## dut
module dut #(
    parameter int DATAW = 16
)(
    input  wire                 clk,
    input  wire                 rst_n,
    input  wire                 in_valid,
    output wire                 in_ready,
    input  wire signed [DATAW-1:0] in_data,
    output reg                  out_valid,
    input  wire                 out_ready,
    output reg signed [2*DATAW-1:0] out_data
);
    assign in_ready = rst_n && (!out_valid || out_ready);
    always @(posedge clk or negedge rst_n) begin
        if (!rst_n) begin
            out_valid <= 1'b0;
            out_data  <= '0;
        end else begin
            if (in_valid && in_ready) begin
                out_data  <= in_data * in_data;  
                out_valid <= 1'b1;
            end else if (out_valid && out_ready) begin
                out_valid <= 1'b0;
            end
        end
    end
endmodule
Size in the first run: roughly 32 flip-flops, roughly 54 I/O pins.
export LEC_CHECK = 0
export ABC_AREA = 0
export CAP_MARGIN = 35
export CELL_PAD_IN_SITES_DETAIL_PLACEMENT = 2
export CORE_ASPECT_RATIO = 1.36
export CORE_MARGIN = 4
export CORE_UTILIZATION = 61
export CTS_CLUSTER_DIAMETER = 392
export GPL_ROUTABILITY_DRIVEN = 1
export GPL_TIMING_DRIVEN = 0
export MAX_ROUTING_LAYER = met4
export PLACE_DENSITY = 0.92
export SETUP_SLACK_MARGIN = 0.76
export SLEW_MARGIN = 10
export TNS_END_PERCENT = 45
create_clock -name core_clock -period 12.4 [get_ports {clk}]
run.sh (not shown) runs the stock make flow with config.mk's settings and CLKGATE_MAP_FILE=.
The starting point died in 3_5_place_dp.
Change:
- ABC_AREA: 0 -> default
- CAP_MARGIN: 35 -> 20
- CELL_PAD_IN_SITES_DETAIL_PLACEMENT: 2 -> default
- CORE_ASPECT_RATIO: 1.36 -> default
- CORE_MARGIN: 4 -> 2
- CORE_UTILIZATION: 61 -> 64
- CTS_CLUSTER_DIAMETER: 392 -> default
- GPL_ROUTABILITY_DRIVEN: 1 -> default
- GPL_TIMING_DRIVEN: 0 -> default
- MAX_ROUTING_LAYER: met4 -> default
- PLACE_DENSITY: 0.92 -> default
- SETUP_SLACK_MARGIN: 0.76 -> default
- SLEW_MARGIN: 10 -> 20
- TNS_END_PERCENT: 45 -> default
- clock period: 12.4 -> 5.81 ns (I/O delays scaled with it)
Now the flow finished with setup timing left.
Die size goes down by 10%.
Synthesized cell count is unchanged.
Synthesized area stays the same.
Change:
- CORE_UTILIZATION: 64 -> 72
- PLACE_DENSITY: default -> 0.76
- SETUP_SLACK_MARGIN: default -> -0.44
- TNS_END_PERCENT: default -> 5
- clock period: 5.81 -> 5.83 ns (I/O delays scaled with it)
Effect:
- The changed run died in 5_1_grt, error ODB-0269
- area after synthesis is unchanged
- synthesized cell count stays the same
- die size is lower by 11%
Change:
- CTS_CLUSTER_DIAMETER: default -> 80
- CTS_CLUSTER_SIZE: default -> 42
- PLACE_DENSITY: 0.76 -> default
- SETUP_SLACK_MARGIN: -0.44 -> 0.84
- TNS_END_PERCENT: 5 -> default
- clock period: 5.83 -> 3.47 ns (I/O delays scaled with it)
The new run aborted during 4_1_cts, error DPL-0038.
Die area stays the same.
Synthesized area is unchanged.
Synthesized cell count does not change.
Change:
- CTS_CLUSTER_DIAMETER: 80 -> default
- CTS_CLUSTER_SIZE: 42 -> default
- PLACE_DENSITY_LB_ADDON: default -> 0.27
- SETUP_SLACK_MARGIN: 0.84 -> default
- clock period: 3.47 -> 7.0 ns (I/O delays scaled with it)
Result:
- With this change the flow produced a layout that fails on setup timing
- synthesized area stays the same
- synthesized cell count stays the same
- die size does not change
Change:
- CORE_UTILIZATION: 72 -> 40
- PLACE_DENSITY: default -> 0.6
- PLACE_DENSITY_LB_ADDON: 0.27 -> default
- clock period: 7.0 -> 7.5 ns (I/O delays scaled with it)
Effect:
- With this change the flow completed without violations
- clock-buffer cell count climbs by 2
- global-route usage drops by 23 points
- setup slack is better by 0.60 ns
- synthesized cell count stays the same
- routed wire length drops by 36%

---

v41:
Starting RTL as in the previous note.
clock: 6.86 ns
lec_check: 0
cap_margin: 20
core_margin: 2
core_utilization: 72
cts_cluster_diameter: 85
cts_cluster_size: 24
place_density_lb_addon: 0.27
slew_margin: 20
Run status, v41: aborted in 5_1_grt, error GRT-0232
Inputs modified between v41 and v39:
Settings: CTS_CLUSTER_SIZE: 24 -> 47; SETUP_SLACK_MARGIN: unset -> 0.85; PLACE_DENSITY_LB_ADDON: 0.27 -> unset; CTS_CLUSTER_DIAMETER: 85 -> 80; the clock period (ns, I/O delays scaled along): 6.86 -> 3.47.
## What came out
- Diff v39..v41 | total I/O pin count | unchanged
- Re number of flops mapped to enable cells by yosys: no difference whatsoever between v39 and v41.
- v39 ends up with a final weighted congestion in routability-driven placement that is 6.9% higher than in v41.
- Summary: placed wire-length estimate, v39 worse than v41
- v39 got as far as 4_1_cts, where a tool error ended the run.
--- input diff v39..v15 ---
Settings: changing CTS_CLUSTER_DIAMETER from 80 to 85; setting PLACE_DENSITY_LB_ADDON to 0.27 for the first time; changing CTS_CLUSTER_SIZE from 47 to 24; removing SETUP_SLACK_MARGIN (formerly 0.85); changing the clock period (ns, I/O delays scaled along) from 3.47 to 6.9.
--- outcome ---
For v15, the flow was terminated by a tool error in 5_1_grt and produced no final design.
HPWL after detailed placement for v15: about 18% down relative to v39
[compare] base=v39 new=v15: post-synthesis simple-gate area fraction level, instance count after placement with tap cells included moved down.
Die area: v15 vs v39 identical
Diff v39..v15 | yosys stat cell total | unchanged
Comparing v39 against v15, there is no change at all in area of the mapped netlist.
Changes observed in v15 relative to v39: routability congestion estimate from global placement went down; distinct cell type count of the synthesized netlist stayed essentially flat.
